### flow/run.sh
#!/bin/bash
# the make line also repeats each setting of config.mk as NAME=value (left out here)
make -C /OpenROAD-flow-scripts/flow DESIGN_CONFIG=/design/flow/config.mk WORK_HOME=/design/flow/orfs CLKGATE_MAP_FILE= finish
### flow/config.mk
export PLATFORM = sky130hd
export DESIGN_NAME = EC_TOP
export DESIGN_NICKNAME = EC_TOP
export VERILOG_FILES = /design/flow/design.v
export SDC_FILE = /design/flow/constraint.sdc
export NUM_CORES = 4
export LEC_CHECK = 0
export ABC_AREA = 1
export CAP_MARGIN = 15
export CORE_MARGIN = 2
export CORE_UTILIZATION = 72
export CTS_CLUSTER_DIAMETER = 29
export CTS_CLUSTER_SIZE = 73
export GPL_TIMING_DRIVEN = 1
export HOLD_SLACK_MARGIN = 0.2
export MAX_ROUTING_LAYER = met4
export PLACE_DENSITY = 0.35
export SETUP_SLACK_MARGIN = 2.92
export SLEW_MARGIN = 0
export TNS_END_PERCENT = 5
### flow/constraint.sdc
create_clock -name core_clock -period 24.2 [get_ports {clk}]
set_input_delay 4.8400 -clock core_clock [delete_from_list [all_inputs] [get_ports {clk}]]
set_output_delay 4.8400 -clock core_clock [all_outputs]
set_load 0.01 [all_outputs]
### flow/design.v
module INV_IP #(parameter IP_WIDTH = 6) (
    IN_1, IN_2,
    OUT_INV
);
input  [IP_WIDTH-1:0] IN_1, IN_2;
output [IP_WIDTH-1:0] OUT_INV;
parameter LOOP_IDX = 8;
genvar i;
reg [IP_WIDTH-1:0] old_r [0:LOOP_IDX-1];
reg [IP_WIDTH-1:0] r [0:LOOP_IDX-1];
reg [IP_WIDTH-1:0] q [0:LOOP_IDX-1];
reg signed [IP_WIDTH-1:0] old_t [0:LOOP_IDX-1];
reg [3:0] index [1:LOOP_IDX-1];
reg signed [IP_WIDTH-1:0] t [0:LOOP_IDX-1];
generate
for(i=0;i<LOOP_IDX;i=i+1) begin: loop_old_r
    always@(*) begin
        if(i==0) begin
            old_r[0] = (IN_1 > IN_2)? IN_1:IN_2;
        end
        else begin
            old_r[i] = r[i-1];        
        end
    end
end
endgenerate
generate
for(i=0;i<LOOP_IDX;i=i+1) begin: loop_r
    always@(*) begin
        if(i==0) begin
            r[0] = (IN_1 > IN_2)? IN_2:IN_1;
        end
        else begin
            if(r[i-1]!=0)
                r[i] = old_r[i-1] - q[i-1] * r[i-1];
            else
                r[i] = 0;
        end
    end
end
endgenerate
generate
for(i=0;i<LOOP_IDX;i=i+1) begin: loop_q
    always@(*) begin
        if(r[i]!=0)
            q[i] = old_r[i] / r[i];
        else
            q[i] = 0;
    end
end
endgenerate
generate
for(i=0;i<LOOP_IDX;i=i+1) begin: loop_old_t
    always@(*) begin
        if(i==0) begin
            old_t[0] = 0;    
        end
        else begin
            if(r[i-1]!=0) begin
                old_t[i] = t[i-1];
            end
            else
                old_t[i] = 0;
        end
    end
end
endgenerate
generate
for(i=1;i<LOOP_IDX;i=i+1) begin: loop_index
    always@(*) begin
            if(r[i-1]!=0) begin
                index[i] = i;
            end
            else
                index[i] = index[i-1];
    end
end
endgenerate
generate
for(i=0;i<LOOP_IDX;i=i+1) begin: loop_t
    always@(*) begin
        if(i==0) begin
            t[0] = 1;    
        end
        else begin
            if(r[i-1]!=0)
                t[i] = old_t[i-1] - q[i-1] * t[i-1];
            else
                t[i] = 0;
        end
    end
end
endgenerate
assign OUT_INV = (old_t[index[LOOP_IDX-1]][IP_WIDTH-1]==1)? old_t[index[LOOP_IDX-1]]+old_r[0]:old_t[index[LOOP_IDX-1]];
endmodule
module EC_TOP(
    clk, rst_n, in_valid,
    in_Px, in_Py, in_Qx, in_Qy, in_prime, in_a,
    out_valid, out_Rx, out_Ry
);
input clk, rst_n, in_valid;
input [6-1:0] in_Px, in_Py, in_Qx, in_Qy, in_prime, in_a;
output reg out_valid;
output reg [6-1:0] out_Rx, out_Ry;
localparam S_IDLE = 0;
localparam S_IN_DATA = 1;
localparam S_P_ADD = 2;
localparam S_P_DOU = 3;
localparam S_XR_YR = 4;
localparam S_OUT = 5;
parameter IP_WIDTH = 6;
reg [2:0] current_state, next_state;
reg [3:0] cnt_s_p;
reg [2:0] cnt_xr_yr;
reg [5:0] px_reg;
reg [5:0] py_reg;
reg [5:0] qx_reg;
reg [5:0] qy_reg;
reg [5:0] a_reg;
reg [5:0] prime_reg;
wire [5:0] p_sub_xp;
wire [5:0] p_sub_yp;
wire [5:0] p_sub_xq;
wire [5:0] p_sub_xr;
wire [6:0] xq_xp1;
wire [6:0] yq_yp1;
wire [7:0] xr_w;
wire [6:0] xp2_3_a;
reg [5:0] xr_reg ;
reg [5:0] s_reg;
reg [11:0] mod_in;
wire [5:0] mod_out;
reg [IP_WIDTH-1:0]  IN_2;
wire [IP_WIDTH-1:0] OUT_INV;
reg [5:0] yp2_ip;
wire [6:0] xp_xr1;
wire [11:0]mul_out;
reg [5:0] mul_in1, mul_in2;
wire [6:0] s_xp_xr1_yp1;
always@(posedge clk or negedge rst_n) begin
    if(!rst_n)
        current_state <= S_IDLE;
    else
        current_state <= next_state;
end
always@(*) begin
    case (current_state)
        S_IDLE:    next_state = in_valid? S_IN_DATA:S_IDLE;
        S_IN_DATA: next_state = (px_reg==qx_reg && py_reg==qy_reg)? S_P_DOU:S_P_ADD;
        S_P_ADD:   next_state = (cnt_s_p==4)? S_XR_YR:S_P_ADD;
        S_P_DOU:   next_state = (cnt_s_p==8)? S_XR_YR:S_P_DOU;
        S_XR_YR:   next_state = (cnt_xr_yr==6)? S_OUT:S_XR_YR;
        S_OUT:     next_state = S_IDLE;
        default: next_state = S_IDLE;
    endcase
end
always @(posedge clk or negedge rst_n) begin
    if (!rst_n) 
        cnt_s_p <= 0;    
    else begin
        if(current_state==S_P_ADD && cnt_s_p<=3)
            cnt_s_p <= cnt_s_p + 1;
        else if(current_state==S_P_DOU && cnt_s_p<=7)
            cnt_s_p <= cnt_s_p + 1;
        else
            cnt_s_p <= 0;
    end  
end
always @(posedge clk or negedge rst_n) begin
    if (!rst_n) 
        cnt_xr_yr <= 0;    
    else begin
        if(current_state==S_XR_YR && cnt_xr_yr<=5)
            cnt_xr_yr <= cnt_xr_yr + 1;
        else
            cnt_xr_yr <= 0;
    end  
end
always@(posedge clk or negedge rst_n) begin
    if(!rst_n) 
        px_reg <= 0;
    else begin
        if(in_valid)
            px_reg <= in_Px;
    end
end
always@(posedge clk or negedge rst_n) begin
    if(!rst_n) 
        py_reg <= 0;
    else begin
        if(in_valid)
            py_reg <= in_Py;
    end
end
always@(posedge clk or negedge rst_n) begin
    if(!rst_n) 
        qx_reg <= 0;
    else begin
        if(in_valid)
            qx_reg <= in_Qx;
    end
end
always@(posedge clk or negedge rst_n) begin
    if(!rst_n) 
        qy_reg <= 0;
    else begin
        if(in_valid)
            qy_reg <= in_Qy;
    end
end
always@(posedge clk or negedge rst_n) begin
    if(!rst_n) 
        a_reg <= 0;
    else begin
        if(in_valid)
            a_reg <= in_a;
    end
end
always@(posedge clk or negedge rst_n) begin
    if(!rst_n) 
        prime_reg <= 2;
    else begin
        if(in_valid)
            prime_reg <= in_prime;
    end
end
assign p_sub_xp = prime_reg - px_reg;
assign p_sub_yp = prime_reg - py_reg;
assign p_sub_xq = prime_reg - qx_reg;
assign p_sub_xr = prime_reg - mod_out;
assign xq_xp1 = qx_reg + p_sub_xp;    
assign yq_yp1 = qy_reg + p_sub_yp;    
assign xr_w = mod_out + p_sub_xp + p_sub_xq;  
assign xp_xr1 = px_reg + p_sub_xr;
assign s_xp_xr1_yp1 = mod_out + p_sub_yp;
assign xp2_3_a = mod_out + a_reg;
always@(posedge clk or negedge rst_n) begin
    if(!rst_n)
        s_reg <= 0;
    else begin
        if(current_state==S_P_ADD && cnt_s_p==4 || current_state==S_P_DOU && cnt_s_p==8)
            s_reg <= mod_out;
    end
end
always @(posedge clk or negedge rst_n) begin
    if (!rst_n) begin
       xr_reg <= 0;
    end
    else begin
        if(cnt_xr_yr==2) 
            xr_reg <= mod_out;
    end
end
always @(posedge clk or negedge rst_n) begin
    if(!rst_n)
        mod_in <= 0;
    else begin
        if(current_state==S_P_ADD) begin
            case(cnt_s_p)
                'd0: mod_in <= xq_xp1;
                'd1: mod_in <= yq_yp1;
                'd3: mod_in <= mul_out;
            endcase
        end
        else if(current_state==S_P_DOU) begin
            case(cnt_s_p)
                'd0: mod_in <= {py_reg, 1'b0};
                'd2: mod_in <= mul_out;
                'd4: mod_in <= mul_out;
                'd5: mod_in <= xp2_3_a;
                'd7: mod_in <= mul_out;
            endcase
        end
        else if(current_state==S_XR_YR) begin
             case(cnt_xr_yr)
                'd0: mod_in <= mul_out;
                'd1: mod_in <= xr_w;
                'd2: mod_in <= xp_xr1;
                'd4: mod_in <= mul_out;
                'd5: mod_in <= s_xp_xr1_yp1;
            endcase
        end
    end
end
assign mod_out = mod_in % prime_reg;
always@(posedge clk or negedge rst_n) begin
    if(!rst_n)
        IN_2 <= 0;
    else begin
        if((current_state==S_P_ADD || current_state==S_P_DOU) && cnt_s_p==1) begin
            IN_2 <= mod_out;
        end
    end
end
INV_IP #(.IP_WIDTH(IP_WIDTH)) I_INV_IP ( .IN_1(prime_reg), .IN_2(IN_2), . OUT_INV(OUT_INV));
always@(posedge clk or negedge rst_n) begin
    if(!rst_n) 
        yp2_ip <= 0;
    else begin
        if(current_state==S_P_DOU && cnt_s_p==2)
            yp2_ip <= OUT_INV;
    end
end
always @(posedge clk or negedge rst_n) begin
    if(!rst_n)
        mul_in1 <= 0;
    else begin
         if(current_state==S_P_ADD) begin
            case(cnt_s_p)
                'd2: mul_in1 <= mod_out;
                'd4: mul_in1 <= mod_out;
            endcase
        end
        else if(current_state==S_P_DOU) begin
            case(cnt_s_p)
                'd1: mul_in1 <= px_reg;
                'd3: mul_in1 <= 3;
                'd6: mul_in1 <= mod_out;
                'd8: mul_in1 <= mod_out;
            endcase
        end
        else if(current_state==S_XR_YR) begin
            case(cnt_xr_yr)
                'd3: mul_in1 <= s_reg;
            endcase
        end
    end
end
always @(posedge clk or negedge rst_n) begin
    if(!rst_n)
        mul_in2 <= 0;
    else begin
         if(current_state==S_P_ADD) begin
            case(cnt_s_p)
                'd2: mul_in2 <= OUT_INV;
                'd4: mul_in2 <= mod_out;
            endcase
        end
        else if(current_state==S_P_DOU) begin
            case(cnt_s_p)
                'd1: mul_in2 <= px_reg;
                'd3: mul_in2 <= mod_out;
                'd6: mul_in2 <= yp2_ip;
                'd8: mul_in2 <= mod_out;
            endcase
        end
        else if(current_state==S_XR_YR) begin
            case(cnt_xr_yr)
                'd3: mul_in2 <= mod_out;
            endcase
        end
    end
end
assign mul_out = mul_in1 * mul_in2;
always @(posedge clk or negedge rst_n) begin
    if(!rst_n)
        out_valid <= 0;
    else begin
        if(cnt_xr_yr==6)
            out_valid <= 1;
        else
            out_valid <= 0;
    end
end
always @(posedge clk or negedge rst_n) begin
    if(!rst_n)
        out_Rx <= 0;
    else begin
        if(cnt_xr_yr==6)
            out_Rx <= xr_reg;
        else
            out_Rx <= 0;
    end
end
always @(posedge clk or negedge rst_n) begin
    if(!rst_n)
        out_Ry <= 0;
    else begin
        if(cnt_xr_yr==6)
            out_Ry <= mod_out;
        else
            out_Ry <= 0;
    end
end
endmodule
==> out/results.tsv, run 1 <==
metric	value	unit
async_reset_ff_share	100	%
rows	68	
flop_cell	dfrtp_1	
chipArea	0.0366	mm^2
port_buffers	51	
clock_path_buffers	2	
haltStage	5_1_grt	
dp_slack	-31.42	ns
synth_top_cell_by_count	nand2_1	
synth.top_cell.area_share	20.6	%
adder_share	29.2	%
ys_seq_share	10.9	%
xor_share	7.95	%
dp_cells	4660	
htreeDepth	3	
core	0.0345	mm^2
syn_inst	3679	
pin_count	52	
synthTopLogicFamily	adder cells	
dieHeight	191	um
ys_sh_simple	26.0	%
numCtsBuffers	9	
fp_util	73.2	%
ys_ff	110	
status	stopped before the end	
synth_cell_type_count	75	
syn_nets	4243	
ys_sh_mux	0.564	%
place_congestion	1.09	
ys_top_cells_by_count	748 x nand2_1, 612 x inv_1, 416 x ha_1	
top_area_cell	ha_1	
synth-cells-yosys	3679	
track_usage	83.1	%
dp_hpwl	71100	um
syn_area	0.0253	mm^2
yosysWarnings	8	
grt-ovfl-total	269	
root_buffer	clkbuf_16	
compound_area_share	14.1	%
topCellsByArea	ha_1 21%, nand2_1 11%, dfrtp_1 11%, inv_1 9.1%, fa_1 8.6%	
die_x	191	um
edf_count	0	
avgSynthCellArea	6.87	um^2
error	[ERROR GRT-0116] Global routing finished with congestion. Check the congestion regions in the DRC Viewer.	
cts.sinks	110	
yosysChipArea	0.0253	mm^2
-- stage by stage --
step	util (%)	area, um^2
after global placement	88.3	30500
after detailed placement	88.3	30500
after floorplan	-	25800
after CTS	94.9	32800
-- layer usage --
metal / global-route usage, % / GRT overflow
met1: 80.2 / 9
met2: 98.4 / 174
met3: 66.5 / 8
met4: 85.0 / 78
met5: - / -
-- what timing repair did --
item	CTS
resized	230
endpoints found under the setup margin	50
hold buffers	0
cloned	2
pin swaps	231
setup buffers	158
hold endpoints to repair	0
==> run 2: changes to the inputs <==
CAP_MARGIN = 20   (was 15)
CORE_ASPECT_RATIO = 0.5   (was unset)
CTS_CLUSTER_DIAMETER = 333   (was 29)
CTS_CLUSTER_SIZE = 92   (was 73)
GPL_TIMING_DRIVEN = unset   (was 1)
HOLD_SLACK_MARGIN = 0.28   (was 0.2)
MAX_ROUTING_LAYER = unset   (was met4)
PLACE_DENSITY = 0.41   (was 0.35)
SETUP_SLACK_MARGIN = 4.08   (was 2.92)
SLEW_MARGIN = 20   (was 0)
clock period = 30.3 ns   (was 24.2 ns; I/O delays follow)
==> run 2 against run 1 <==
  * The run again fails in 5_1_grt
  * Area after synthesis stayed put
  * Synthesized cell count did not move
  * Die area rose by 0.25%
==> out/results.tsv, run 2 <==
metric	value	unit
synthTopLogicFamily	adder cells	
rows	48	
grt-ovfl-total	3476	
ys_ff	110	
ys_sh_simple	26.0	%
syn_inst	3679	
xor_share	7.95	%
haltStage	5_1_grt	
synth_top_cell_by_count	nand2_1	
avgSynthCellArea	6.87	um^2
cts.sinks	110	
ys_seq_share	10.9	%
place_area	0.0305	mm^2
adder_share	29.2	%
topCellsByArea	ha_1 21%, nand2_1 11%, dfrtp_1 11%, inv_1 9.1%, fa_1 8.6%	
track_usage	107	%
port_buffers	51	
core	0.0345	mm^2
place_congestion	1.06	
dp_hpwl	75100	um
error	[ERROR GRT-0232] Routing congestion too high. Check the congestion heatmap in the GUI.	
synth_cell_type_count	75	
synth.top_cell.area_share	20.6	%
die_x	269	um
htreeDepth	3	
ys_top_cells_by_count	748 x nand2_1, 612 x inv_1, 416 x ha_1	
dieHeight	137	um
compound_area_share	14.1	%
edf_count	0	
hold_buffers	0	
pin_count	52	
yosysWarnings	8	
clock_path_buffers	2	
dp_slack	-24.98	ns
flop_cell	dfrtp_1	
syn_nets	4243	
syn_area	0.0253	mm^2
fp_util	73.2	%
numCtsBuffers	9	
chipArea	0.0367	mm^2
synth-cells-yosys	3679	
yosysChipArea	0.0253	mm^2
async_reset_ff_share	100	%
root_buffer	clkbuf_16	
ys_sh_mux	0.564	%
top_area_cell	ha_1	
status	stopped before the end	
==> run 2: stage by stage <==
stage | hold slack, ns | cells
2_1_floorplan | 0.419 | 3679
3_3_place_gp | 0.436 | 4676
3_5_place_dp | 0.450 | 4676
4_1_cts | 0.470 | 4786
==> run 2: repair_timing <==
action,CTS
gates cloned,2
resized,124
setup buffers,92
endpoints found under the setup margin,12
pin swaps,170
hold endpoints to repair,0
==> run 2: metal layers <==
metal	track usage [%]	overflow
met1	94.1	187
met2	132	2279
met3	92.2	198
met4	120	752
met5	92.6	60
==> run 3: changes to the inputs <==
ABC_AREA = 0   (was 1)
CORE_MARGIN = 3   (was 2)
CORE_UTILIZATION = 58   (was 72)
CTS_CLUSTER_DIAMETER = 394   (was 333)
CTS_CLUSTER_SIZE = 100   (was 92)
HOLD_SLACK_MARGIN = -0.1   (was 0.28)
PLACE_DENSITY = unset   (was 0.41)
SETUP_SLACK_MARGIN = -0.06   (was 4.08)
SLEW_MARGIN = 0   (was 20)
TNS_END_PERCENT = 40   (was 5)
clock period = 77.0 ns   (was 30.3 ns; I/O delays follow)
==> run 3 against run 2 <==
  * Now clean on timing, DRC and antenna
  * Die area increased by 23%
  * Area after synthesis decreased by 2.5%
  * Synthesized cell count decreased by 16%
==> out/results.tsv, run 3 <==
metric	value	unit
startpoint_type	register	
vias	22800	
crit_arrival	71.77	ns
place_congestion	0.963	
min_path_cells	1	
place_area	0.0257	mm^2
fin_area	0.0261	mm^2
syn_nets	3662	
flop_cell	dfrtp_1	
logic_area	0.0204	mm^2
ys_seq_share	11.2	%
synth_cell_type_count	100	
crit_type	reg -> reg	
synth.top_cell.area_share	21.1	%
r2r-end	mul_in2[5]	
syn_area	0.0246	mm^2
dp_slack	4.39	ns
async_reset_ff_share	100	%
numCtsBuffers	9	
root_buffer	clkbuf_16	
top_area_cell	ha_1	
port_buffers	51	
cp.buffers_inverters	22	
worstSkewPairLatency	0.37	ns
cts_tree	yes	
cp_slowest_cell	a2111oi_1	
maxCapViolCount	0	
drt_first_iter_violations	2149	
yosysChipArea	0.0246	mm^2
timing.final.ws_setup	5.49	ns
drv_slew	0	
hold_violations	0	
status	no timing/DRC/antenna violations	
edf_count	0	
cp.depth	330	
maxSlewHeadroom	27.7	%
fmax	0.0140	GHz
hp-class	reg -> reg	
grt-ovfl-total	0	
grt_pass1_wl	120000	um
chipArea	0.0451	mm^2
finalClockPeriodUsage	92.9	%
xor_share	9.39	%
critPathMaxFanout	18	
synth-cells-yosys	3098	
ys_sh_simple	18.5	%
timing.setup.tns	0	ns
rows	52	
antenna_found_initial	0	
compound_area_share	20.1	%
antenna_left	0	
startpoint	IN_2[1]	
hp-start	current_state[4]	
avgSynthCellArea	7.95	um^2
warnings	42	
grt_pass1_vias	21800	
ys_ff	110	
fin_crit	71.51	ns
worst_pin_slew	1.08	ns
rsz0062_at_grt	false	
path_clk_slew	0.08	ns
crit_required	77.26	ns
hold_ws	0.439	ns
syn_inst	3098	
worstSetupEndpoint	mul_in2[5]	
r2r_slack	5.49	ns
cts.sinks	110	
yosysWarnings	8	
seq_area	0.00276	mm^2
routed_wl	76200	um
hold_buffers	0	
clock_path_buffers	2	
core	0.0412	mm^2
cp_common_cell	ha_1	
wl_per_cell	20.7	um
die_x	297	um
dp_hpwl	60800	um
setup_viol	0	
drc_errors	0	
topCellsByArea	ha_1 21%, dfrtp_1 11%, fa_1 8.9%, xnor2_1 5.4%, nor2_1 4.6%	
regToRegStartpoint	IN_2[1]	
track_usage	33.6	%
fp_util	59.8	%
area_growth	6.04	%
synth_top_cell_by_count	ha_1	
pin_count	52	
nFillCells	3762	
ys_sh_mux	4.76	%
synthTopLogicFamily	adder cells	
grt_start_max_net_pins	76	
drtPass1Iterations	8	
clock_skew	0.0102	ns
vias_per_cell	6.19	
adder_share	30.0	%
ys_top_cells_by_count	416 x ha_1, 299 x nor2_1, 292 x inv_1	
whs_endpoint	current_state[0]	
cp_slowest_stage_delay	0.61	ns
nNetsFinal	3668	
dieHeight	152	um
rr_worst_depth	330	
cp_top_family	AND-OR/OR-AND gates	
critPathCaptureType	register	
htreeDepth	3	
-- run 3: metrics by stage --
step           cells  utilization, %
5_1_grt         3676            63.4
3_3_place_gp    3656            62.5
2_1_floorplan   3098               -
6_report        3677            63.4
3_5_place_dp    3656            62.5
4_1_cts         3672            63.3
-- run 3: area by class of cell --
cell class	count	share of cell area (%)
Inverter	296	4.27
Tap cell	567	2.71
Sequential cell	110	10.6
Antenna cell	1	0.00958
Clock buffer	10	0.876
Clock inverter	6	0.292
Multi-Input combinational cell	2598	78.3
Timing Repair Buffer	89	3.02
-- run 3: what timing repair did --
item / CTS / global route
endpoints found under the hold margin: 0 / 0
endpoints found under the setup margin: 0 / 12
buffers inserted: 0 / 4
gates resized: 0 / 12
-- run 3: layer usage --
metal	track usage, %	up-vias	part of all wire (%)
li1	-	10900	-
met1	45.6	10700	45
met2	54.1	957	43
met3	5.24	170	8.1
met4	13.4	0	4.1
met5	0	-	0
==> run 4: changes to the inputs <==
ABC_AREA = 1   (was 0)
CAP_MARGIN = 15   (was 20)
CORE_ASPECT_RATIO = 1.09   (was 0.5)
CORE_MARGIN = 2   (was 3)
CORE_UTILIZATION = 72   (was 58)
CTS_CLUSTER_DIAMETER = 29   (was 394)
CTS_CLUSTER_SIZE = 73   (was 100)
GPL_TIMING_DRIVEN = 1   (was unset)
HOLD_SLACK_MARGIN = 0.2   (was -0.1)
MAX_ROUTING_LAYER = met4   (was unset)
PLACE_DENSITY_LB_ADDON = 0.25   (was unset)
SETUP_SLACK_MARGIN = 2.92   (was -0.06)
TNS_END_PERCENT = 5   (was 40)
clock period = 23.6 ns   (was 77.0 ns; I/O delays follow)
==> run 4 against run 3 <==
  * The run now fails in 5_1_grt
  * Synthesized cell count up 19%
  * Area after synthesis grew 2.6%
  * Die area decreased by 19%
==> out/results.tsv, run 4 <==
metric	value	unit
status	stopped before the end	
haltStage	5_1_grt	
error	[ERROR GRT-0116] Global routing finished with congestion. Check the congestion regions in the DRC Viewer.	
synth.top_cell.area_share	20.6	%
edf_count	0	
root_buffer	clkbuf_16	
yosysChipArea	0.0253	mm^2
topCellsByArea	ha_1 21%, nand2_1 11%, dfrtp_1 11%, inv_1 9.1%, fa_1 8.6%	
htreeDepth	3	
synthTopLogicFamily	adder cells	
ys_top_cells_by_count	748 x nand2_1, 612 x inv_1, 416 x ha_1	
syn_nets	4243	
adder_share	29.2	%
numCtsBuffers	9	
core	0.0346	mm^2
avgSynthCellArea	6.87	um^2
ys_ff	110	
ys_seq_share	10.9	%
dieHeight	200	um
grt-ovfl-total	823	
fp_util	73.2	%
compound_area_share	14.1	%
rows	71	
clock_path_buffers	2	
flop_cell	dfrtp_1	
ys_sh_simple	26.0	%
pin_count	52	
synth-cells-yosys	3679	
hold_buffers	0	
chipArea	0.0366	mm^2
cts.sinks	110	
synth_cell_type_count	75	
place_congestion	1.08	
async_reset_ff_share	100	%
yosysWarnings	8	
die_x	183	um
syn_area	0.0253	mm^2
synth_top_cell_by_count	nand2_1	
port_buffers	51	
top_area_cell	ha_1	
syn_inst	3679	
dp_slack	-31.65	ns
xor_share	7.95	%
track_usage	90.4	%
ys_sh_mux	0.564	%
dp_hpwl	71700	um
-- run 4: layer usage --
metal,GRT overflow,track usage (%)
met3,29,74.7
met4,225,98.1
met2,546,106
met5,-,-
met1,23,84.3
-- run 4: stage by stage --
stage	setup TNS (ns)	instances	util (%)	cell area, um^2	hold WS, ns
3_3_place_gp	-333.31	4642	88.2	30500	0.433
3_5_place_dp	-376.56	4642	88.2	30500	0.440
2_1_floorplan	-362.03	3679	-	25800	0.419
4_1_cts	-353.23	4894	96.4	33300	0.462
-- run 4: repair_timing --
action                                  4_1_cts
buffers inserted                            233
cloned                                        3
endpoints found under the setup margin       50
pin swaps                                   205
resized                                     213
==> run 5: changes to the inputs <==
ABC_AREA = unset   (was 1)
CAP_MARGIN = 20   (was 15)
CORE_ASPECT_RATIO = unset   (was 1.09)
CTS_CLUSTER_DIAMETER = 141   (was 29)
CTS_CLUSTER_SIZE = unset   (was 73)
GPL_TIMING_DRIVEN = unset   (was 1)
HOLD_SLACK_MARGIN = unset   (was 0.2)
MAX_ROUTING_LAYER = unset   (was met4)
PLACE_DENSITY = 0.64   (was unset)
PLACE_DENSITY_LB_ADDON = unset   (was 0.25)
SETUP_SLACK_MARGIN = unset   (was 2.92)
SLEW_MARGIN = 20   (was 0)
TNS_END_PERCENT = unset   (was 5)
clock period = 59.2 ns   (was 23.6 ns; I/O delays follow)
==> run 5 against run 4 <==
  * The run again fails in 5_1_grt
  * Die area is 2.5% lower
  * Area after synthesis decreased by 2.5%
  * Synthesized cell count fell by 16%
==> out/results.tsv, run 5 <==
metric	value	unit
status	stopped before the end	
haltStage	5_1_grt	
error	[ERROR GRT-0232] Routing congestion too high. Check the congestion heatmap in the GUI.	
adder_share	30.0	%
synth_cell_type_count	100	
track_usage	91.5	%
hold_buffers	0	
xor_share	9.39	%
htreeDepth	3	
rows	67	
place_congestion	1.03	
edf_count	0	
root_buffer	clkbuf_16	
synth-cells-yosys	3098	
yosysChipArea	0.0246	mm^2
synth.top_cell.area_share	21.1	%
syn_area	0.0246	mm^2
synth_top_cell_by_count	ha_1	
pin_count	52	
ys_ff	110	
async_reset_ff_share	100	%
fp_util	73.3	%
ys_top_cells_by_count	416 x ha_1, 299 x nor2_1, 292 x inv_1	
syn_inst	3098	
dp_cells	3627	
die_x	189	um
topCellsByArea	ha_1 21%, dfrtp_1 11%, fa_1 8.9%, xnor2_1 5.4%, nor2_1 4.6%	
ys_seq_share	11.2	%
clock_path_buffers	2	
avgSynthCellArea	7.95	um^2
dieHeight	189	um
ys_sh_mux	4.76	%
flop_cell	dfrtp_1	
place_area	0.0269	mm^2
ys_sh_simple	18.5	%
top_area_cell	ha_1	
syn_nets	3662	
core	0.0336	mm^2
numCtsBuffers	9	
compound_area_share	20.1	%
synthTopLogicFamily	adder cells	
grt-ovfl-total	798	
port_buffers	51	
chipArea	0.0357	mm^2
cts.sinks	110	
dp_slack	-2.41	ns
yosysWarnings	8	
dp_hpwl	62100	um
-- run 5: through the flow --
step	setup TNS, ns	hold WS [ns]
CTS	0	0.437
detailed placement	-26.15	0.418
global placement	0	0.410
floorplan	-0.141	0.405
-- run 5: layer usage --
metal  GRT usage (%)  overflow
met1            88.2        50
met2             104       475
met3            81.1        48
met4            95.5       219
met5            65.8         6
-- run 5: repair_timing --
item	in CTS
endpoints found under the setup margin	12
pin swaps	79
buffers inserted	178
gates resized	42
==> run 6: changes to the inputs <==
ABC_AREA = 0   (was unset)
CAP_MARGIN = 10   (was 20)
CELL_PAD_IN_SITES_DETAIL_PLACEMENT = 2   (was unset)
CORE_MARGIN = 8   (was 2)
CORE_UTILIZATION = 40   (was 72)
CTS_CLUSTER_DIAMETER = unset   (was 141)
GPL_ROUTABILITY_DRIVEN = 0   (was unset)
MIN_ROUTING_LAYER = met2   (was unset)
PLACE_DENSITY = unset   (was 0.64)
TNS_END_PERCENT = 5   (was unset)
clock period = 77.0 ns   (was 59.2 ns; I/O delays follow)
==> run 6 against run 5 <==
  * The run again fails in 5_1_grt
  * Area after synthesis unchanged
  * Die area up 95%
  * Synthesized cell count unchanged
==> out/results.tsv, run 6 <==
metric	value	unit
status	stopped before the end	
haltStage	5_1_grt	
error	[ERROR GRT-0116] Global routing finished with congestion. Check the congestion regions in the DRC Viewer.	
synth-cells-yosys	3098	
place_area	0.0260	mm^2
synth_cell_type_count	100	
adder_share	30.0	%
core	0.0613	mm^2
chipArea	0.0698	mm^2
top_area_cell	ha_1	
ys_ff	110	
avgSynthCellArea	7.95	um^2
synth.top_cell.area_share	21.1	%
rows	91	
syn_area	0.0246	mm^2
synth_top_cell_by_count	ha_1	
dieHeight	264	um
syn_nets	3662	
yosysWarnings	8	
fp_util	40.2	%
ys_seq_share	11.2	%
pin_count	52	
track_usage	80.5	%
syn_inst	3098	
clock_path_buffers	2	
root_buffer	clkbuf_16	
topCellsByArea	ha_1 21%, dfrtp_1 11%, fa_1 8.9%, xnor2_1 5.4%, nor2_1 4.6%	
htreeDepth	3	
async_reset_ff_share	100	%
cts.sinks	110	
synthTopLogicFamily	adder cells	
flop_cell	dfrtp_1	
yosysChipArea	0.0246	mm^2
ys_sh_mux	4.76	%
hold_buffers	0	
ys_top_cells_by_count	416 x ha_1, 299 x nor2_1, 292 x inv_1	
ys_sh_simple	18.5	%
grt-ovfl-total	597	
dp_hpwl	104000	um
die_x	264	um
numCtsBuffers	9	
xor_share	9.39	%
edf_count	0	
port_buffers	51	
compound_area_share	20.1	%
run 6: through the flow:
stage | util [%] | hold slack [ns] | setup WS [ns] | std cells
after floorplan | - | 0.405 | 10.13 | 3098
after global placement | 42.5 | 0.428 | 6.19 | 3881
after detailed placement | 42.5 | 0.481 | -5.63 | 3881
after CTS | 43.6 | 0.502 | 0.0216 | 3906
run 6: layer usage:
metal  GRT usage (%)  GRT overflow
met1               -             -
met2            83.5           145
met3            85.3           247
met4            69.0           151
met5            68.3            54
run 6: what timing repair did:
item	4_1_cts
resized	69
pin swaps	2
buffers inserted	9
endpoints found under the hold margin	0
endpoints found under the setup margin	12
==> run 7: changes to the inputs <==
CAP_MARGIN = 20   (was 10)
CELL_PAD_IN_SITES_DETAIL_PLACEMENT = unset   (was 2)
CORE_ASPECT_RATIO = 0.5   (was unset)
CORE_UTILIZATION = 58   (was 40)
CTS_CLUSTER_DIAMETER = 74   (was unset)
HOLD_SLACK_MARGIN = -0.07   (was unset)
MIN_ROUTING_LAYER = unset   (was met2)
SETUP_SLACK_MARGIN = -0.06   (was unset)
SLEW_MARGIN = 0   (was 20)
TNS_END_PERCENT = 40   (was 5)
==> run 7 against run 6 <==
  * Now clean on timing, DRC and antenna
  * Die area is 29% lower
  * Synthesized cell count is the same
  * Area after synthesis is the same
==> out/results.tsv, run 7 <==
metric	value	unit
status	no timing/DRC/antenna violations	
maxCapViolCount	0	
syn_area	0.0246	mm^2
syn_nets	3662	
timing.setup.tns	0	ns
ys_ff	110	
grt_pass1_wl	117000	um
area_growth	6.00	%
vias_per_cell	6.14	
critPathCaptureType	register	
syn_inst	3098	
maxSlewHeadroom	25.0	%
clock_path_buffers	2	
port_buffers	51	
cp_common_cell	ha_1	
ys_sh_simple	18.5	%
grt_start_max_net_pins	64	
edf_count	0	
ys_sh_mux	4.76	%
compound_area_share	20.1	%
place_area	0.0257	mm^2
cp_slowest_stage_delay	0.86	ns
synth-cells-yosys	3098	
regToRegStartpoint	prime_reg[1]	
nNetsFinal	3662	
cts.sinks	110	
yosysWarnings	8	
drt_first_iter_violations	1779	
fin_area	0.0261	mm^2
numCtsBuffers	9	
crit_required	77.26	ns
grt-ovfl-total	0	
cp_top_family	AND-OR/OR-AND gates	
drv_slew	0	
htreeDepth	3	
core	0.0420	mm^2
worstSetupEndpoint	mul_in2[5]	
crit_type	reg -> reg	
min_path_cells	1	
fin_crit	71.02	ns
pin_count	52	
ys_top_cells_by_count	416 x ha_1, 299 x nor2_1, 292 x inv_1	
synthTopLogicFamily	adder cells	
worst_pin_slew	1.12	ns
hold_ws	0.455	ns
rows	53	
root_buffer	clkbuf_16	
synth_top_cell_by_count	ha_1	
drc_errors	0	
avgSynthCellArea	7.95	um^2
die_x	307	um
antenna_found_initial	1	
finalClockPeriodUsage	92.2	%
startpoint_type	register	
flop_cell	dfrtp_1	
vias	22600	
cp.buffers_inverters	23	
hold_violations	0	
startpoint	prime_reg[1]	
dp_cells	3660	
fp_util	58.7	%
whs_endpoint	current_state[0]	
adder_share	30.0	%
antenna_left	0	
rr_worst_depth	335	
synth.top_cell.area_share	21.1	%
hp-class	reg -> reg	
hp-start	current_state[4]	
cp_slowest_cell	dfstp_2	
r2r-end	mul_in2[5]	
cts_tree	yes	
top_area_cell	ha_1	
crit_arrival	71.28	ns
fmax	0.0141	GHz
drtPass1Iterations	7	
warnings	42	
wl_per_cell	19.7	um
rsz0062_at_grt	false	
synth_cell_type_count	100	
dp_hpwl	58500	um
track_usage	28.6	%
critPathMaxFanout	32	
clock_skew	0.0141	ns
topCellsByArea	ha_1 21%, dfrtp_1 11%, fa_1 8.9%, xnor2_1 5.4%, nor2_1 4.6%	
r2r_slack	5.98	ns
dieHeight	162	um
cp.depth	335	
routed_wl	72500	um
final_cells	3681	
async_reset_ff_share	100	%
path_clk_slew	0.09	ns
xor_share	9.39	%
grt_pass1_vias	21700	
worstSkewPairLatency	0.37	ns
ys_seq_share	11.2	%
chipArea	0.0497	mm^2
yosysChipArea	0.0246	mm^2
setup_viol	0	
==> run 7: final cells by class <==
type / count / area, um^2
sequential: 110 / 2760
clock buffer: 10 / 229
antenna: 1 / 2.50
inverter: 296 / 1120
fill: 3915 / 15900
timing repair buffer: 83 / 743
tap: 577 / 722
multi-input combinational: 2598 / 20500
clock inverter: 6 / 76.3
==> run 7: repair_timing <==
action	CTS	global route
buffers inserted	0	4
hold buffers	0	0
gates resized	0	17
setup endpoints to repair	0	12
==> run 7: per-layer routing <==
metal  GRT usage [%]  routed length [um]
met5               0                   0
met4            8.62                2030
met3            3.56                4700
met2            46.7               32400
met1            39.6               33400
==> run 7: per-stage QoR <==
step / setup slack, ns / util, %
3_3_place_gp: 7.34 / 61.2
4_1_cts: 4.34 / 62.0
3_5_place_dp: 4.52 / 61.2
5_1_grt: 0.141 / 62.2
6_report: 5.98 / 62.2
2_1_floorplan: 10.13 / -
==> run 8: changes to the inputs <==
ABC_AREA = unset   (was 0)
CELL_PAD_IN_SITES_DETAIL_PLACEMENT = 0   (was unset)
CELL_PAD_IN_SITES_GLOBAL_PLACEMENT = 3   (was unset)
CORE_ASPECT_RATIO = 0.68   (was 0.5)
CORE_MARGIN = 6   (was 8)
CORE_UTILIZATION = 52   (was 58)
CTS_CLUSTER_DIAMETER = unset   (was 74)
GPL_ROUTABILITY_DRIVEN = 1   (was 0)
HOLD_SLACK_MARGIN = -0.04   (was -0.07)
MAX_ROUTING_LAYER = met5   (was unset)
MIN_ROUTING_LAYER = met2   (was unset)
SETUP_SLACK_MARGIN = 5.0   (was -0.06)
SLEW_MARGIN = 20   (was 0)
TNS_END_PERCENT = unset   (was 40)
clock period = 66.5 ns   (was 77.0 ns; I/O delays follow)
==> run 8 against run 7 <==
  * The flow now stops in 3_1_place_gp_skip_io
  * Die area up 6.3%
  * Area after synthesis stayed put
  * Synthesized cell count did not move
==> out/results.tsv, run 8 <==
metric	value	unit
synth.top_cell.area_share	21.1	%
syn_nets	3662	
flop_cell	dfrtp_1	
topCellsByArea	ha_1 21%, dfrtp_1 11%, fa_1 8.9%, xnor2_1 5.4%, nor2_1 4.6%	
async_reset_ff_share	100	%
syn_area	0.0246	mm^2
synth_cell_type_count	100	
ys_top_cells_by_count	416 x ha_1, 299 x nor2_1, 292 x inv_1	
ys_sh_mux	4.76	%
compound_area_share	20.1	%
chipArea	0.0529	mm^2
fp_util	53.0	%
ys_ff	110	
edf_count	0	
synth-cells-yosys	3098	
yosysChipArea	0.0246	mm^2
yosysWarnings	8	
synthTopLogicFamily	adder cells	
core	0.0465	mm^2
avgSynthCellArea	7.95	um^2
top_area_cell	ha_1	
die_x	276	um
adder_share	30.0	%
dieHeight	192	um
rows	65	
syn_inst	3098	
xor_share	9.39	%
synth_top_cell_by_count	ha_1	
haltStage	3_1_place_gp_skip_io	
ys_seq_share	11.2	%
status	stopped before the end	
error	[ERROR GPL-0301] Utilization 112.935 % exceeds 100%.	
ys_sh_simple	18.5	%
==> run 9: changes to the inputs <==
CELL_PAD_IN_SITES_GLOBAL_PLACEMENT = unset   (was 3)
CORE_ASPECT_RATIO = unset   (was 0.68)
CORE_MARGIN = 2   (was 6)
CORE_UTILIZATION = 69   (was 52)
GPL_ROUTABILITY_DRIVEN = unset   (was 1)
GPL_TIMING_DRIVEN = 0   (was unset)
HOLD_SLACK_MARGIN = unset   (was -0.04)
MIN_ROUTING_LAYER = unset   (was met2)
PLACE_DENSITY = 0.62   (was unset)
SETUP_SLACK_MARGIN = unset   (was 5.0)
TNS_END_PERCENT = 25   (was unset)
clock period = 124.0 ns   (was 66.5 ns; I/O delays follow)
==> run 9 against run 8 <==
  * Area after synthesis did not move
  * Synthesized cell count did not move
  * The run now finishes clean
  * Die area fell by 30%
==> out/results.tsv, run 9 <==
metric	value	unit
area_growth	6.14	%
synth.top_cell.area_share	21.1	%
cts_resized	0	
synth_top_cell_by_count	ha_1	
crit_type	reg -> reg	
crit_required	124.25	ns
warnings	42	
r2r-end	mul_in2[5]	
timing.setup.tns	0	ns
synthTopLogicFamily	adder cells	
track_usage	38.9	%
hold_buffers	0	
ys_sh_mux	4.76	%
worstSkewPairLatency	0.37	ns
cp_common_cell	ha_1	
grt_pass1_vias	23300	
wl_per_cell	19.9	um
chipArea	0.0372	mm^2
cts.sinks	110	
cp_top_family	AND-OR/OR-AND gates	
cp.depth	343	
root_buffer	clkbuf_16	
dp_slack	41.86	ns
flop_cell	dfrtp_1	
dp_hpwl	58600	um
worstSetupEndpoint	mul_in2[5]	
topCellsByArea	ha_1 21%, dfrtp_1 11%, fa_1 8.9%, xnor2_1 5.4%, nor2_1 4.6%	
antenna_left	0	
drtPass1Iterations	9	
hold_ws	0.433	ns
dieHeight	193	um
drc_errors	0	
xor_share	9.39	%
core	0.0354	mm^2
antenna_found_initial	0	
adder_share	30.0	%
grt-ovfl-total	0	
die_x	193	um
nNetsFinal	3729	
clock_path_buffers	2	
setup_viol	0	
finalClockPeriodUsage	68.2	%
hold_violations	0	
drv_slew	0	
path_clk_slew	0.08	ns
grt_pass1_wl	116000	um
final_util	73.9	%
yosysWarnings	8	
rsz0062_at_grt	false	
rr_worst_depth	343	
min_path_cells	1	
cp.buffers_inverters	39	
cp_slowest_stage_delay	0.98	ns
maxSlewHeadroom	21.3	%
async_reset_ff_share	100	%
worst_pin_slew	1.18	ns
pin_count	52	
fin_area	0.0262	mm^2
fp_util	69.6	%
ys_ff	110	
ys_sh_simple	18.5	%
routed_wl	72400	um
synth-cells-yosys	3098	
cp_slowest_cell	a2111oi_1	
startpoint_type	register	
cts_tree	yes	
drt_first_iter_violations	2031	
edf_count	0	
syn_nets	3662	
htreeDepth	3	
status	no timing/DRC/antenna violations	
postCtsSetupRepairBufs	0	
hp-class	reg -> reg	
hp-start	current_state[4]	
avgSynthCellArea	7.95	um^2
ys_top_cells_by_count	416 x ha_1, 299 x nor2_1, 292 x inv_1	
numCtsBuffers	9	
diodes	0	
startpoint	prime_reg[0]	
grt_start_max_net_pins	70	
critPathMaxFanout	25	
place_congestion	1.02	
regToRegStartpoint	prime_reg[0]	
crit_arrival	84.88	ns
fin_crit	84.63	ns
yosysChipArea	0.0246	mm^2
place_area	0.0258	mm^2
r2r_slack	39.37	ns
clock_skew	0.0147	ns
top_area_cell	ha_1	
vias	23700	
compound_area_share	20.1	%
syn_area	0.0246	mm^2
critPathCaptureType	register	
syn_inst	3098	
synth_cell_type_count	100	
fmax	0.0118	GHz
port_buffers	50	
timing.final.ws_setup	39.37	ns
maxCapViolCount	0	
rows	69	
ys_seq_share	11.2	%
whs_endpoint	current_state[0]	
vias_per_cell	6.54	
## run 9: layout make-up
class	instances	area, um^2
Sequential cell	110	2760
Buffer	94	377
Tap cell	461	577
Multi-Input combinational cell	2598	20400
Fill cell	2861	9240
Timing Repair Buffer	56	578
Clock inverter	6	105
Clock buffer	10	229
Inverter	296	1120
## run 9: per-layer routing
layer  track usage (%)  vias to the layer above  wire (um)
li1                  -                    11000          -
met2              66.5                     1127      33900
met3              4.45                      289       5270
met4              21.1                        0       4130
met5                 0                        -          0
met1              48.1                    11300      29000
## run 9: through the flow
| step | cells |
|---|---|
| CTS | 3631 |
| global placement | 3609 |
| floorplan | 3098 |
| detailed placement | 3615 |
| finish | 3631 |
| global route | 3631 |
==> run 10: changes to the inputs <==
CELL_PAD_IN_SITES_DETAIL_PLACEMENT = unset   (was 0)
CORE_UTILIZATION = 71   (was 69)
CTS_CLUSTER_DIAMETER = 141   (was unset)
CTS_CLUSTER_SIZE = 33   (was unset)
GPL_TIMING_DRIVEN = unset   (was 0)
HOLD_SLACK_MARGIN = -0.07   (was unset)
MAX_ROUTING_LAYER = unset   (was met5)
PLACE_DENSITY = unset   (was 0.62)
PLACE_DENSITY_LB_ADDON = 0.25   (was unset)
TNS_END_PERCENT = 5   (was 25)
clock period = 58.6 ns   (was 124.0 ns; I/O delays follow)
==> run 10 against run 9 <==
  * The layout now fails its checks (max-capacitance violations, max-slew violations, negative setup slack)
  * First-iteration DRC count rose by 68%
  * Global-route usage grew 10 points
  * Non-clock buffer count rose by 230
  * Setup slack worse by 44 ns
  * Synthesized cell count unchanged
==> out/results.tsv, run 10 <==
metric	value	unit
r2r_slack	-4.68	ns
pin_count	52	
yosysChipArea	0.0246	mm^2
cp.depth	328	
finalClockPeriodUsage	108	%
rr_worst_depth	328	
avgSynthCellArea	7.95	um^2
fmax	0.0158	GHz
fin_crit	63.28	ns
regToRegStartpoint	prime_reg[1]	
wl_met2	41600	um
clock_path_buffers	2	
route.met3.wl	12400	um
fp_util	71.7	%
grt-ovfl-total	0	
place_congestion	1.05	
critPathCaptureType	register	
routed_wl	96600	um
flop_cell	dfrtp_1	
chipArea	0.0362	mm^2
warnings	42	
async_reset_ff_share	100	%
synth-cells-yosys	3098	
hp-start	current_state[4]	
timing.setup.tns	-55.17	ns
ys_ff	110	
dp_cells	3636	
cp.buffers_inverters	23	
crit_required	58.84	ns
syn_area	0.0246	mm^2
path_clk_slew	0.07	ns
final_cells	3856	
ys_sh_mux	4.76	%
track_usage	49.0	%
clock_skew	0.0105	ns
htreeDepth	3	
cts.sinks	110	
grt_pass1_vias	26900	
worst_pin_slew	1.78	ns
status	failed layout checks	
area_growth	19.3	%
core	0.0344	mm^2
adder_share	30.0	%
wl_met1	32100	um
synth_top_cell_by_count	ha_1	
port_buffers	51	
maxCapViolCount	3	
drtPass1Iterations	21	
ys_seq_share	11.2	%
yosysWarnings	8	
worstSkewPairLatency	0.35	ns
synth_cell_type_count	100	
cp_slowest_cell	dfstp_4	
antenna_found_initial	5	
routed.top_layer	met5	
ys_top_cells_by_count	416 x ha_1, 299 x nor2_1, 292 x inv_1	
startpoint_type	register	
syn_inst	3098	
die_x	190	um
cp_common_cell	ha_1	
vias_per_cell	7.07	
r2r-end	mul_in2[5]	
crit_arrival	63.52	ns
synth.top_cell.area_share	21.1	%
hold_buffers	0	
compound_area_share	20.1	%
timing.final.ws_setup	-4.68	ns
rsz0062_at_grt	true	
drv_slew	15	
root_buffer	clkbuf_16	
cp_slowest_stage_delay	0.63	ns
min_path_cells	1	
violations	max-capacitance violations, max-slew violations, negative setup slack	
dp_hpwl	62000	um
crit_type	reg -> reg	
edf_count	0	
maxSlewHeadroom	-18.5	%
top_area_cell	ha_1	
dieHeight	190	um
syn_nets	3662	
worstSetupEndpoint	mul_in2[5]	
numCtsBuffers	9	
cts_tree	yes	
hold_violations	0	
critPathMaxFanout	8	
rows	68	
hp-class	reg -> reg	
antenna_left	0	
ys_sh_simple	18.5	%
synthTopLogicFamily	adder cells	
topCellsByArea	ha_1 21%, dfrtp_1 11%, fa_1 8.9%, xnor2_1 5.4%, nor2_1 4.6%	
startpoint	prime_reg[1]	
wl_per_cell	25.1	um
xor_share	9.39	%
whs_endpoint	current_state[0]	
drt_first_iter_violations	3406	
vias	27300	
nNetsFinal	3959	
drc_errors	0	
grt_start_max_net_pins	65	
cp_top_family	AND-OR/OR-AND gates	
grt_pass1_wl	140000	um
setup_viol	12	
[run 10: per-stage QoR]
step	util, %	hold slack, ns	setup WS [ns]	instance area [um^2]
floorplan	-	0.405	-0.952	25400
global placement	78.2	0.408	-0.0464	26900
detailed placement	78.2	0.416	-2.89	26900
CTS	83.3	0.434	0.00108	28600
global route	85.5	0.448	-6.56	29400
finish	85.5	0.430	-4.68	29400
[run 10: area by class of cell]
cell class              instances  area (um^2)
diodes                          1         2.50
clock buffers                  13          240
clock inverters                 3         21.3
fillers                      1910         4990
inverters                     296         1130
multi-input cells            2598        21700
flip-flops and latches        110         2760
well taps                     455          569
repair buffers                380         2990
[run 10: routing by layer]
| metal | vias to the layer above | track usage, % |
|---|---|---|
| met5 | - | 0.137 |
| met4 | 12 | 40.8 |
| met3 | 936 | 11.1 |
| met2 | 2310 | 79.8 |
| met1 | 12500 | 54.7 |
| li1 | 11500 | - |
[run 10: repair_timing]
action                     CTS  global route
gates resized               58            84
setup endpoints to repair   12            12
setup buffers              161            41
gates cloned                 0             0
pin swaps                  120            95
==> run 11: changes to the inputs <==
CELL_PAD_IN_SITES_DETAIL_PLACEMENT = 0   (was unset)
CELL_PAD_IN_SITES_GLOBAL_PLACEMENT = 1   (was unset)
CORE_ASPECT_RATIO = 1.26   (was unset)
CORE_UTILIZATION = 52   (was 71)
CTS_CLUSTER_DIAMETER = 153   (was 141)
CTS_CLUSTER_SIZE = unset   (was 33)
GPL_ROUTABILITY_DRIVEN = 1   (was unset)
HOLD_SLACK_MARGIN = unset   (was -0.07)
MIN_ROUTING_LAYER = met1   (was unset)
PLACE_DENSITY_LB_ADDON = 0.27   (was 0.25)
SETUP_SLACK_MARGIN = 5.0   (was unset)
TNS_END_PERCENT = 35   (was 5)
clock period = 127.0 ns   (was 58.6 ns; I/O delays follow)
==> run 11 against run 10 <==
  * The run now finishes clean
  * Register-to-register slack better by 57 ns
  * Largest cell class unchanged
  * Area after synthesis stayed put
  * Global-route usage is 16 points lower
  * Highest routed layer is now met4
  * Critical path depth stayed put
  * Sequential cell count stayed put
  * Design area is 11% lower
  * Die area is 36% higher
==> out/results.tsv, run 11 <==
metric	value	unit
status	no timing/DRC/antenna violations	
startpoint	IN_2[1]	
place_congestion	0.985	
nFillCells	4389	
hold_violations	0	
synth-cells-yosys	3098	
async_reset_ff_share	100	%
vias_per_cell	6.19	
antenna_left	0	
track_usage	32.5	%
worstSkewPairLatency	0.37	ns
cp_common_cell	ha_1	
grt_start_max_net_pins	72	
fin_crit	74.80	ns
path_clk_slew	0.08	ns
yosysWarnings	8	
cp.buffers_inverters	20	
yosysChipArea	0.0246	mm^2
route.met3.wl	3800	um
rr_worst_depth	328	
worst_pin_slew	1.18	ns
setup_viol	0	
clock_skew	0.00967	ns
hp-start	current_state[3]	
final_util	55.7	%
rsz0062_at_grt	false	
antenna_found_initial	0	
wl_met2	39700	um
synth_top_cell_by_count	ha_1	
drc_errors	0	
xor_share	9.39	%
compound_area_share	20.1	%
routed_wl	79200	um
r2r-end	mul_in2[5]	
drtPass1Iterations	12	
ys_seq_share	11.2	%
cp_slowest_stage_delay	0.77	ns
syn_nets	3662	
routed.top_layer	met4	
ys_sh_mux	4.76	%
area_growth	5.80	%
synth.top_cell.area_share	21.1	%
htreeDepth	3	
ys_ff	110	
chipArea	0.0492	mm^2
r2r_slack	52.20	ns
finalClockPeriodUsage	58.9	%
edf_count	0	
timing.setup.tns	0	ns
crit_type	reg -> reg	
regToRegStartpoint	IN_2[1]	
wl_per_cell	21.4	um
fp_util	52.7	%
warnings	40	
nNetsFinal	3662	
root_buffer	clkbuf_16	
flop_cell	dfrtp_1	
topCellsByArea	ha_1 21%, dfrtp_1 11%, fa_1 8.9%, xnor2_1 5.4%, nor2_1 4.6%	
synth_cell_type_count	100	
cp_slowest_cell	a211oi_1	
cts_tree	yes	
core	0.0468	mm^2
synthTopLogicFamily	adder cells	
grt_pass1_vias	23000	
die_x	198	um
adder_share	30.0	%
crit_arrival	75.07	ns
drt_first_iter_violations	1573	
diodes	0	
grt-ovfl-total	0	
critPathMaxFanout	24	
dp_hpwl	64700	um
dieHeight	248	um
ys_sh_simple	18.5	%
cts.sinks	110	
hold_buffers	0	
wl_met1	30700	um
vias	22900	
min_path_cells	1	
syn_area	0.0246	mm^2
postCtsSetupRepairBufs	0	
startpoint_type	register	
worstSetupEndpoint	mul_in2[5]	
avgSynthCellArea	7.95	um^2
pin_count	52	
grt_pass1_wl	125000	um
clock_path_buffers	2	
syn_inst	3098	
crit_required	127.26	ns
top_area_cell	ha_1	
maxCapViolCount	0	
cts_resized	0	
hp-class	reg -> reg	
numCtsBuffers	9	
whs_endpoint	current_state[2]	
port_buffers	51	
cp.depth	328	
drv_slew	0	
cp_top_family	AND-OR/OR-AND gates	
ys_top_cells_by_count	416 x ha_1, 299 x nor2_1, 292 x inv_1	
fmax	0.0134	GHz
maxSlewHeadroom	21.1	%
rows	89	
critPathCaptureType	register	
==> run 11: per-layer routing <==
metal / global-route usage (%) / up-vias
li1: - / 10900
met2: 59.1 / 769
met5: 0 / -
met3: 3.40 / 258
met1: 37.3 / 10900
met4: 18.0 / 0
==> run 11: cell type report <==
cell class / count / area (um^2) / area share [%]
clock buffers: 11 / 253 / 0.969
multi-input cells: 2598 / 20400 / 78.2
clock inverters: 5 / 65.1 / 0.250
inverters: 296 / 1120 / 4.28
repair buffers: 83 / 743 / 2.85
flip-flops and latches: 110 / 2760 / 10.6
well taps: 591 / 739 / 2.84
==> run 11: stage by stage <==
step	cell area (um^2)	hold slack (ns)	std cells	setup slack (ns)
after floorplan	24600	0.405	3098	60.13
after global placement	25800	0.455	3678	56.28
after detailed placement	25800	0.464	3678	53.11
after CTS	26100	0.480	3694	52.87
after global routing	26100	0.506	3694	46.24
final	26100	0.476	3694	52.20
==> run 12: changes to the inputs <==
ABC_AREA = 1   (was unset)
CAP_MARGIN = 15   (was 20)
CELL_PAD_IN_SITES_DETAIL_PLACEMENT = unset   (was 0)
CELL_PAD_IN_SITES_GLOBAL_PLACEMENT = unset   (was 1)
CORE_ASPECT_RATIO = unset   (was 1.26)
CORE_UTILIZATION = 72   (was 52)
CTS_CLUSTER_DIAMETER = 202   (was 153)
CTS_CLUSTER_SIZE = 70   (was unset)
GPL_ROUTABILITY_DRIVEN = 0   (was 1)
HOLD_SLACK_MARGIN = 0.27   (was unset)
MAX_ROUTING_LAYER = met4   (was unset)
MIN_ROUTING_LAYER = unset   (was met1)
PLACE_DENSITY_LB_ADDON = 0.01   (was 0.27)
SETUP_SLACK_MARGIN = -0.77   (was 5.0)
SLEW_MARGIN = 40   (was 20)
TNS_END_PERCENT = unset   (was 35)
clock period = 14.2 ns   (was 127.0 ns; I/O delays follow)
==> run 12 against run 11 <==
  * Area after synthesis up 2.6%
  * Die area fell by 25%
  * Synthesized cell count is 19% higher
  * The flow now stops in 4_1_cts
==> out/results.tsv, run 12 <==
metric	value	unit
status	stopped before the end	
haltStage	4_1_cts	
error	[ERROR DPL-0038] Utilization greater than 100%, impossible to legalize	
rows	68	
dp_hpwl	79500	um
avgSynthCellArea	6.87	um^2
ys_sh_simple	26.0	%
yosysWarnings	8	
edf_count	0	
pin_count	52	
synth_cell_type_count	75	
syn_nets	4243	
synth-cells-yosys	3679	
dieHeight	191	um
top_area_cell	ha_1	
async_reset_ff_share	100	%
chipArea	0.0366	mm^2
core	0.0345	mm^2
flop_cell	dfrtp_1	
synthTopLogicFamily	adder cells	
ys_sh_mux	0.564	%
ys_seq_share	10.9	%
fp_util	73.2	%
adder_share	29.2	%
synth_top_cell_by_count	nand2_1	
syn_inst	3679	
yosysChipArea	0.0253	mm^2
die_x	191	um
topCellsByArea	ha_1 21%, nand2_1 11%, dfrtp_1 11%, inv_1 9.1%, fa_1 8.6%	
ys_top_cells_by_count	748 x nand2_1, 612 x inv_1, 416 x ha_1	
xor_share	7.95	%
ys_ff	110	
dp_cells	4871	
compound_area_share	14.1	%
syn_area	0.0253	mm^2
synth.top_cell.area_share	20.6	%
port_buffers	51	
[run 12: metrics by stage]
stage          worst slack, ns  area (um^2)  hold WS (ns)
3_5_place_dp            -42.36        32100         0.450
2_1_floorplan           -39.81        25900         0.419
3_3_place_gp            -37.09        32100         0.432
==> run 13: changes to the inputs <==
CAP_MARGIN = 20   (was 15)
CORE_MARGIN = 3   (was 2)
CORE_UTILIZATION = 58   (was 72)
CTS_CLUSTER_DIAMETER = 361   (was 202)
CTS_CLUSTER_SIZE = unset   (was 70)
GPL_ROUTABILITY_DRIVEN = unset   (was 0)
HOLD_SLACK_MARGIN = unset   (was 0.27)
MAX_ROUTING_LAYER = unset   (was met4)
PLACE_DENSITY_LB_ADDON = unset   (was 0.01)
SETUP_SLACK_MARGIN = 2.99   (was -0.77)
SLEW_MARGIN = 20   (was 40)
clock period = 77.0 ns   (was 14.2 ns; I/O delays follow)
==> run 13 against run 12 <==
  * Now clean on timing, DRC and antenna
  * Die area up 26%
  * Synthesized cell count unchanged
  * Area after synthesis unchanged
==> out/results.tsv, run 13 <==
metric	value	unit
status	no timing/DRC/antenna violations	
cp_common_cell	inv_1	
compound_area_share	14.1	%
timing.final.ws_setup	11.98	ns
worst_pin_slew	1.02	ns
synth-cells-yosys	3679	
syn_inst	3679	
fp_util	59.5	%
warnings	42	
grt_start_max_net_pins	65	
crit_type	reg -> reg	
r2r_slack	11.98	ns
fin_crit	65.02	ns
track_usage	32.8	%
drt_first_iter_violations	2153	
synthTopLogicFamily	adder cells	
routed_wl	77200	um
topCellsByArea	ha_1 21%, nand2_1 11%, dfrtp_1 11%, inv_1 9.1%, fa_1 8.6%	
dp_cells	4252	
hold_violations	0	
min_path_cells	1	
routed.top_layer	met4	
fin_area	0.0265	mm^2
route.met3.wl	6800	um
top_area_cell	ha_1	
port_buffers	51	
ys_sh_simple	26.0	%
grt-ovfl-total	0	
cp_top_family	adder cells	
whs_endpoint	current_state[0]	
syn_nets	4243	
synth_top_cell_by_count	nand2_1	
yosysChipArea	0.0253	mm^2
drv_slew	0	
timing.setup.tns	0	ns
ys_ff	110	
die_x	215	um
hold_ws	0.447	ns
worstSkewPairLatency	0.39	ns
path_clk_slew	0.08	ns
wl_per_cell	18.1	um
final_cells	4268	
nNetsFinal	4250	
worstSetupEndpoint	mul_in2[5]	
rows	75	
finalClockPeriodUsage	84.4	%
wl_met2	33800	um
clock_path_buffers	2	
place_congestion	0.989	
cp_slowest_stage_delay	0.76	ns
crit_required	77.31	ns
ys_seq_share	10.9	%
postCtsSetupRepairBufs	0	
grt_pass1_wl	123000	um
rsz0062_at_grt	false	
crit_arrival	65.32	ns
flop_cell	dfrtp_1	
synth.top_cell.area_share	20.6	%
dp_hpwl	63400	um
critPathCaptureType	register	
core	0.0425	mm^2
vias	24400	
drc_errors	0	
adder_share	29.2	%
cp_slowest_cell	dfstp_2	
startpoint_type	register	
wl_met1	34900	um
antenna_found_initial	0	
pin_count	52	
startpoint	prime_reg[1]	
maxSlewHeadroom	32.0	%
grt_pass1_vias	23300	
syn_area	0.0253	mm^2
hp-class	reg -> reg	
drtPass1Iterations	8	
hp-start	current_state[4]	
antenna_left	0	
edf_count	0	
root_buffer	clkbuf_16	
critPathMaxFanout	16	
hold_buffers	0	
htreeDepth	3	
numCtsBuffers	9	
avgSynthCellArea	6.87	um^2
ys_sh_mux	0.564	%
area_growth	4.69	%
chipArea	0.0461	mm^2
clock_skew	0.0121	ns
cts.sinks	110	
fmax	0.0154	GHz
vias_per_cell	5.71	
synth_cell_type_count	75	
regToRegStartpoint	prime_reg[1]	
cp.depth	372	
place_area	0.0262	mm^2
ys_top_cells_by_count	748 x nand2_1, 612 x inv_1, 416 x ha_1	
dp_slack	12.83	ns
diodes	0	
cts_tree	yes	
setup_viol	0	
dieHeight	215	um
yosysWarnings	8	
async_reset_ff_share	100	%
maxCapViolCount	0	
r2r-end	mul_in2[5]	
rr_worst_depth	372	
xor_share	7.95	%
cts_resized	0	
cp.buffers_inverters	62	
run 13: routing by layer:
layer	up-vias	global-route usage, %
li1	11900	-
met1	11500	46.7
met2	914	51.8
met3	108	5.93
met4	0	7.83
met5	-	0
run 13: cell type report:
cell class | instances | area, um^2
fill | 3980 | 16000
tap | 577 | 722
clock buffer | 9 | 225
multi-input combinational | 2855 | 19700
sequential | 110 | 2760
timing repair buffer | 62 | 588
clock inverter | 7 | 66.3
inverter | 648 | 2440
run 13: per-stage QoR:
step	utilization [%]
finish	62.3
global placement	61.6
floorplan	-
CTS	62.3
detailed placement	61.6
global route	62.3
==> run 14: changes to the inputs <==
ABC_AREA = unset   (was 1)
CORE_MARGIN = 2   (was 3)
CORE_UTILIZATION = 72   (was 58)
CTS_CLUSTER_DIAMETER = 204   (was 361)
GPL_ROUTABILITY_DRIVEN = 0   (was unset)
PLACE_DENSITY_LB_ADDON = 0.02   (was unset)
SETUP_SLACK_MARGIN = unset   (was 2.99)
TNS_END_PERCENT = 5   (was unset)
clock period = 59.8 ns   (was 77.0 ns; I/O delays follow)
==> run 14 against run 13 <==
  * The layout now fails its checks (max-capacitance violations, max-slew violations, negative setup slack)
  * Critical path depth decreased by 48
  * Via count up 8.7%
  * Utilization increased by 24 points
  * Fmax rose by 2.2%
  * Sequential share of layout area is 0.92 points lower
  * Cell count is 12% lower
  * Sequential cell count unchanged
  * Critical path type unchanged
==> out/results.tsv, run 14 <==
metric	value	unit
critPathMaxFanout	9	
syn_inst	3098	
regToRegStartpoint	prime_reg[1]	
numCtsBuffers	9	
fin_crit	63.61	ns
drt_first_iter_violations	3612	
cp_top_family	adder cells	
dp_slack	-2.97	ns
crit_required	60.05	ns
synthTopLogicFamily	adder cells	
die_x	189	um
synth_cell_type_count	100	
warnings	41	
top_area_cell	ha_1	
min_path_cells	1	
diodes	0	
topCellsByArea	ha_1 21%, dfrtp_1 11%, fa_1 8.9%, xnor2_1 5.4%, nor2_1 4.6%	
timing.final.ws_setup	-3.81	ns
wl_per_cell	23.5	um
htreeDepth	3	
cts.sinks	110	
chipArea	0.0357	mm^2
hp-class	reg -> reg	
cp_common_cell	ha_1	
area_growth	18.0	%
edf_count	0	
cp_slowest_stage_delay	0.63	ns
rows	67	
grt_pass1_vias	25900	
dieHeight	189	um
whs_endpoint	current_state[0]	
syn_area	0.0246	mm^2
core	0.0336	mm^2
track_usage	44.2	%
clock_path_buffers	2	
synth.top_cell.area_share	21.1	%
crit_arrival	63.86	ns
flop_cell	dfrtp_1	
finalClockPeriodUsage	106	%
worst_pin_slew	1.87	ns
worstSetupEndpoint	mul_in2[5]	
startpoint	prime_reg[1]	
cp.buffers_inverters	31	
nNetsFinal	3882	
maxCapViolCount	1	
r2r-end	mul_in2[5]	
ys_seq_share	11.2	%
ys_sh_simple	18.5	%
async_reset_ff_share	100	%
setup_viol	12	
drv_slew	4	
grt_pass1_wl	128000	um
cp_slowest_cell	dfstp_4	
port_buffers	51	
cts_tree	yes	
root_buffer	clkbuf_16	
final_util	86.5	%
critPathCaptureType	register	
ys_ff	110	
antenna_left	0	
hp-start	current_state[4]	
fmax	0.0157	GHz
maxSlewHeadroom	-26.3	%
vias_per_cell	7.02	
synth-cells-yosys	3098	
routed_wl	88800	um
antenna_found_initial	1	
syn_nets	3662	
yosysWarnings	8	
rsz0062_at_grt	true	
crit_type	reg -> reg	
path_clk_slew	0.08	ns
avgSynthCellArea	7.95	um^2
yosysChipArea	0.0246	mm^2
rr_worst_depth	324	
status	failed layout checks	
drtPass1Iterations	14	
compound_area_share	20.1	%
synth_top_cell_by_count	ha_1	
r2r_slack	-3.81	ns
fin_area	0.0291	mm^2
startpoint_type	register	
ys_sh_mux	4.76	%
drc_errors	0	
fp_util	73.3	%
grt-ovfl-total	0	
violations	max-capacitance violations, max-slew violations, negative setup slack	
hold_violations	0	
ys_top_cells_by_count	416 x ha_1, 299 x nor2_1, 292 x inv_1	
vias	26500	
hold_buffers	0	
place_area	0.0267	mm^2
dp_hpwl	59100	um
grt_start_max_net_pins	72	
adder_share	30.0	%
clock_skew	0.00918	ns
cp.depth	324	
xor_share	9.39	%
worstSkewPairLatency	0.36	ns
pin_count	52	
-- run 14: per-layer routing --
metal	share of wire, %	GRT usage, %	vias to the layer above
li1	-	-	11400
met1	34	50.8	12100
met2	44	73.4	2139
met3	12	8.90	856
met4	10	32.0	2
met5	0.010	0	-
-- run 14: through the flow --
step                      cells  hold WS [ns]  TNS, ns
after floorplan            3098         0.405        0
after global placement     3611         0.410   -0.171
after detailed placement   3611         0.423   -32.55
after CTS                  3704         0.441        0
after global routing       3771         0.461   -68.05
final                      3771         0.439   -43.28
-- run 14: what timing repair did --
action | in CTS | in global routing
pin swaps | 69 | 164
endpoints found under the setup margin | 12 | 12
setup buffers | 77 | 67
gates resized | 53 | 140
-- run 14: area by class of cell --
cell class / instances / area (um^2)
Timing Repair Buffer: 303 / 2430
Sequential cell: 110 / 2760
Inverter: 296 / 1130
Fill cell: 1805 / 4530
Multi-Input combinational cell: 2598 / 21900
Clock buffer: 11 / 253
Tap cell: 448 / 561
Clock inverter: 5 / 38.8
